## as2650
module as2650(
	input clk,
	input rst,
	input [7:0] bus_in,
	output [7:0] bus_out,
	output le_lo,
	output le_hi,
	output OEb,
	output WEb,
	output bus_dir,
	output IOC,
	output IOD,
	input [6:0] irqs,
	output flag,
	input sense,
	output reg [7:0] ext_io_addr,
	output reg io_bus_cyc,
	output reg io_bus_we,
	output reg [7:0] io_bus_out,
	input [7:0] io_bus_in,
	output [7:0] debug_psl,
	output [7:0] debug_psu,
	output [32:0] la_data_out,
	input wb_hidden_rom_enable,
	output reg cpu_hidden_rom_enable,
	output WE_ram
);
reg trap;
reg [7:0] irqs_latch;
wire [2:0] irq_num = irqs_latch[7] ? 3'h7 : (irqs_latch[6] ? 3'h6 : (irqs_latch[5] ? 3'h5 : (irqs_latch[4] ? 3'h4 : (irqs_latch[3] ? 3'h3 : (irqs_latch[2] ? 3'h2 : (irqs_latch[1] ? 3'h1 : 3'h0))))));
reg [7:0] regs [7:0];
reg [7:0] psu;
assign debug_psu = psu;
assign flag = psu[6];
reg [7:0] psl;
assign debug_psl = psl;
reg [15:0] stack [15:0];
wire [15:0] TOS = stack[psu[3:0] - 1];
reg [12:0] PC;
reg [2:0] page_reg; 
reg [11:0] ivectors_base;
reg [15:0] last_addr;
reg [3:0] cycle;
reg [7:0] insin;
reg [15:0] instruction_args_latch;
reg extend;
reg [1:0] warmup;
reg halted;
wire reset = rst || warmup;
reg indirect_cyc;
reg [1:0] indexed_cyc;
reg [15:0] indirect_target;
reg relative_cyc;
wire [7:0] instruction = cycle == FETCH ? bus_in : insin;
localparam FETCH = 0;
localparam PARAM1 = 1;
localparam PARAM2 = 2;
localparam DATA1 = 3;
localparam IO1 = 4;
localparam IO2 = 5;
localparam INVALID = 6;
localparam HALT = 7;
localparam EXT_IO1 = 8;
localparam EXT_IO2 = 9;
localparam EXT_IO3 = 10;
localparam EXT_IO4 = 11;
localparam INTERRUPT_ACTION1 = 12;
wire [7:0] reg_plus_1 = instr_reg_v + 1;
wire [7:0] reg_minus_1 = instr_reg_v - 1;
wire [1:0] index_control = extend ? 2'b11 : indexed_cyc;
wire [7:0] index = instr_reg_v;
wire is_data_fetch_cycle = relative_cyc || indirect_cyc || cycle == DATA1 || is_interrupt_cycle;
wire is_interrupt_cycle = cycle == INTERRUPT_ACTION1;
wire is_instr_fetch_cycle = (cycle == FETCH || cycle == PARAM1 || cycle == PARAM2) && !is_data_fetch_cycle;
  ...
Size: ~3,800 cells after synthesis, about 480 flip-flops, roughly 34,000 um2 of cells after synthesis.
clock: 16.0 ns
lec_check: 0
abc_area: 0
cap_margin: 20
cell_pad_in_sites_global_placement: 3
core_margin: 2
core_utilization: 64
cts_cluster_size: 27
gpl_routability_driven: 0
gpl_timing_driven: 1
max_routing_layer: met4
min_routing_layer: met2
place_density_lb_addon: 0.02
setup_slack_margin: -0.04
slew_margin: 10
tns_end_percent: 95
run.sh (not shown) runs the stock make flow with config.mk's settings and CLKGATE_MAP_FILE=.
The starting point did not get past global placement without I/O (3_1_place_gp_skip_io) with FLW-0024.
Then changed:
Settings changed: ABC_AREA 0 to 1, CORE_UTILIZATION 64 to 58, CTS_CLUSTER_SIZE 27 to default, GPL_ROUTABILITY_DRIVEN 0 to default, GPL_TIMING_DRIVEN 1 to 0, HOLD_SLACK_MARGIN from default to 0.16, MAX_ROUTING_LAYER met4 to default, MIN_ROUTING_LAYER met2 to default, SETUP_SLACK_MARGIN -0.04 to default, SLEW_MARGIN 10 to 25, TNS_END_PERCENT 95 to default.
- The new run ended with an error in global placement without I/O (3_1_place_gp_skip_io)
- die area rose by roughly a tenth
- synthesized area rose by a few percent
- synthesized cell count rose by a quarter to a third
Then changed:
Settings changed: CAP_MARGIN 20 to 30, CELL_PAD_IN_SITES_GLOBAL_PLACEMENT 3 to default, CORE_ASPECT_RATIO from default to 1.58, CORE_UTILIZATION 58 to 16, CTS_CLUSTER_SIZE from default to 75, GPL_ROUTABILITY_DRIVEN from default to 0, GPL_TIMING_DRIVEN 0 to 1, MAX_ROUTING_LAYER from default to met5, MIN_ROUTING_LAYER from default to met2, PLACE_DENSITY from default to 0.86, PLACE_DENSITY_LB_ADDON 0.02 to default, SLEW_MARGIN 25 to 20.
- This time the run aborted during global routing (5_1_grt)
- die size came out higher to 3.6 times its value
- synthesized cell count is unchanged
- synthesized area does not change
Then changed:
Settings changed: CAP_MARGIN 30 to 20, CORE_ASPECT_RATIO 1.58 to default, CORE_UTILIZATION 16 to 40, GPL_TIMING_DRIVEN 1 to default, HOLD_SLACK_MARGIN 0.16 to default, MAX_ROUTING_LAYER met5 to met4, MIN_ROUTING_LAYER met2 to default, PLACE_DENSITY 0.86 to default, SETUP_SLACK_MARGIN from default to -0.8.
Result: This time the run produced a clean layout; synthesized area is unchanged; synthesized cell count is unchanged; die area drops by 60%.


Starting RTL as in the previous note.
export LEC_CHECK = 0
export CAP_MARGIN = 20
export CELL_PAD_IN_SITES_GLOBAL_PLACEMENT = 3
export CORE_MARGIN = 2
export CORE_UTILIZATION = 58
export GPL_TIMING_DRIVEN = 0
export PLACE_DENSITY_LB_ADDON = 0.02
export SLEW_MARGIN = 25
create_clock -name core_clock -period 16.0 [get_ports {clk}]
The starting point ended with an error in 3_1_place_gp_skip_io on FLW-0024.
Change:
Settings changed: CELL_PAD_IN_SITES_GLOBAL_PLACEMENT 3 to not set, CTS_CLUSTER_SIZE set to 82, GPL_TIMING_DRIVEN 0 to not set, HOLD_SLACK_MARGIN set to 0.28, PLACE_DENSITY_LB_ADDON 0.02 to 0.13, SETUP_SLACK_MARGIN set to 2.32, SLEW_MARGIN 25 to 20, TNS_END_PERCENT set to 5.
Clock period 16.0 ns to 8.11 ns, I/O delays scaled along.
Result:
- With this change the flow never finished: it broke off in 5_1_grt (GRT-0232)
- synthesized area does not change
- synthesized cell count is unchanged
- die size stays the same
Change:
Settings changed: CORE_UTILIZATION 58 to 45, CTS_CLUSTER_SIZE 82 to not set, HOLD_SLACK_MARGIN 0.28 to not set, PLACE_DENSITY_LB_ADDON 0.13 to not set, SETUP_SLACK_MARGIN 2.32 to 1.39, TNS_END_PERCENT 5 to not set.
Clock period 8.11 ns to 8.19 ns, I/O delays scaled along.
The new run passed the timing, DRC and antenna checks; area after synthesis is unchanged; synthesized cell count stays the same; die area is higher by about 30%.
Change:
Settings changed: CORE_UTILIZATION 45 to 40, SETUP_SLACK_MARGIN 1.39 to -1.34.
Clock period 8.19 ns to 14.6 ns, I/O delays scaled along.
After rerunning: The new run completed with no timing, DRC or antenna violations. Setup slack is better by 1.0 ns. Sequential share of layout area grows by 2.9 points. Non-clock buffer count shrinks by 325. Synthesized cell count stays the same. Power shrinks by 44%.
Change:
Settings changed: ABC_AREA set to 1, CELL_PAD_IN_SITES_GLOBAL_PLACEMENT set to 3, CORE_UTILIZATION 40 to 64, CTS_CLUSTER_SIZE set to 27, GPL_TIMING_DRIVEN set to 1, HOLD_SLACK_MARGIN set to 0.16, MAX_ROUTING_LAYER set to met4, PLACE_DENSITY_LB_ADDON set to 0.02, SETUP_SLACK_MARGIN -1.34 to -0.04, SLEW_MARGIN 20 to 25.
Clock period 14.6 ns to 16.0 ns, I/O delays scaled along.
Now the flow never finished: it broke off in 3_1_place_gp_skip_io (FLW-0024); synthesized cell count is higher by 25%; die size goes down by 36%; area after synthesis came out higher by 2.3%.
Change:
Settings changed: ABC_AREA 1 to not set, CAP_MARGIN 20 to 30, CELL_PAD_IN_SITES_DETAIL_PLACEMENT set to 1, CELL_PAD_IN_SITES_GLOBAL_PLACEMENT 3 to not set, CORE_ASPECT_RATIO set to 1.12, CORE_UTILIZATION 64 to 70, CTS_CLUSTER_SIZE 27 to not set, HOLD_SLACK_MARGIN 0.16 to not set, MIN_ROUTING_LAYER set to met1, PLACE_DENSITY_LB_ADDON 0.02 to 0.12, SETUP_SLACK_MARGIN -0.04 to 0.98, SLEW_MARGIN 25 to 15.
Clock period 16.0 ns to 15.0 ns, I/O delays scaled along.
What happened: The changed run died in 3_5_place_dp; die size falls by 10%; synthesized area is lower by 2.2%; synthesized cell count is lower by 20%.


as2650 again, from the RTL that the note above started with.
Settings: LEC_CHECK=0, ABC_AREA=1, CAP_MARGIN=30, CELL_PAD_IN_SITES_DETAIL_PLACEMENT=1, CORE_ASPECT_RATIO=0.67, CORE_MARGIN=5, CORE_UTILIZATION=63, CTS_CLUSTER_SIZE=48, GPL_ROUTABILITY_DRIVEN=0, GPL_TIMING_DRIVEN=1, HOLD_SLACK_MARGIN=0.12, MAX_ROUTING_LAYER=met4, MIN_ROUTING_LAYER=met1, PLACE_DENSITY_LB_ADDON=0.27, SETUP_SLACK_MARGIN=1.66, SLEW_MARGIN=0; clock period 14.3 ns.
The starting point stopped in 4_1_cts.
Then changed:
==> flow/config.mk (replaced) <==
export PLATFORM = sky130hd
export DESIGN_NAME = as2650
export DESIGN_NICKNAME = as2650
export VERILOG_FILES = /design/flow/design.v
export SDC_FILE = /design/flow/constraint.sdc
export NUM_CORES = 4
export LEC_CHECK = 0
export CAP_MARGIN = 30
export CELL_PAD_IN_SITES_DETAIL_PLACEMENT = 0
export CORE_ASPECT_RATIO = 1.12
export CORE_MARGIN = 5
export CORE_UTILIZATION = 66
export GPL_TIMING_DRIVEN = 1
export MAX_ROUTING_LAYER = met4
export MIN_ROUTING_LAYER = met1
export SETUP_SLACK_MARGIN = 0.98
export SLEW_MARGIN = 15
==> flow/constraint.sdc (replaced) <==
create_clock -name core_clock -period 8.11 [get_ports {clk}]
set_input_delay 1.6220 -clock core_clock [delete_from_list [all_inputs] [get_ports {clk}]]
set_output_delay 1.6220 -clock core_clock [all_outputs]
set_load 0.01 [all_outputs]
The changed run ended with an error in 5_1_grt.
Die size is lower by a few percent.
Area after synthesis is lower by a few percent.
Synthesized cell count is lower by about a fifth.
Then changed:
==> flow/config.mk (replaced) <==
export PLATFORM = sky130hd
export DESIGN_NAME = as2650
export DESIGN_NICKNAME = as2650
export VERILOG_FILES = /design/flow/design.v
export SDC_FILE = /design/flow/constraint.sdc
export NUM_CORES = 4
export LEC_CHECK = 0
export CAP_MARGIN = 20
export CORE_MARGIN = 2
export CORE_UTILIZATION = 40
export SLEW_MARGIN = 20
==> flow/constraint.sdc (replaced) <==
create_clock -name core_clock -period 14.6 [get_ports {clk}]
set_input_delay 2.9200 -clock core_clock [delete_from_list [all_inputs] [get_ports {clk}]]
set_output_delay 2.9200 -clock core_clock [all_outputs]
set_load 0.01 [all_outputs]
The new run went through all stages and came out clean. Die area went up by well over a third. Synthesized cell count stays the same. Synthesized area stays the same.
Then changed:
--- a/flow/config.mk
+++ b/flow/config.mk
@@ -7,5 +7,12 @@
 export LEC_CHECK = 0
-export CAP_MARGIN = 20
+export CAP_MARGIN = 30
+export CELL_PAD_IN_SITES_DETAIL_PLACEMENT = 0
+export CORE_ASPECT_RATIO = 1.12
 export CORE_MARGIN = 2
-export CORE_UTILIZATION = 40
-export SLEW_MARGIN = 20
+export CORE_UTILIZATION = 71
+export GPL_TIMING_DRIVEN = 1
+export MAX_ROUTING_LAYER = met4
+export MIN_ROUTING_LAYER = met1
+export PLACE_DENSITY_LB_ADDON = 0.27
+export SETUP_SLACK_MARGIN = 0.98
+export SLEW_MARGIN = 15
==> flow/constraint.sdc (replaced) <==
create_clock -name core_clock -period 8.18 [get_ports {clk}]
set_input_delay 1.6360 -clock core_clock [delete_from_list [all_inputs] [get_ports {clk}]]
set_output_delay 1.6360 -clock core_clock [all_outputs]
set_load 0.01 [all_outputs]
=>
- The changed run failed in 5_1_grt (GRT-0232)
- synthesized area stays the same
- die size decreases by 43%
- synthesized cell count stays the same
Power is estimated from default activity; no workload was simulated.
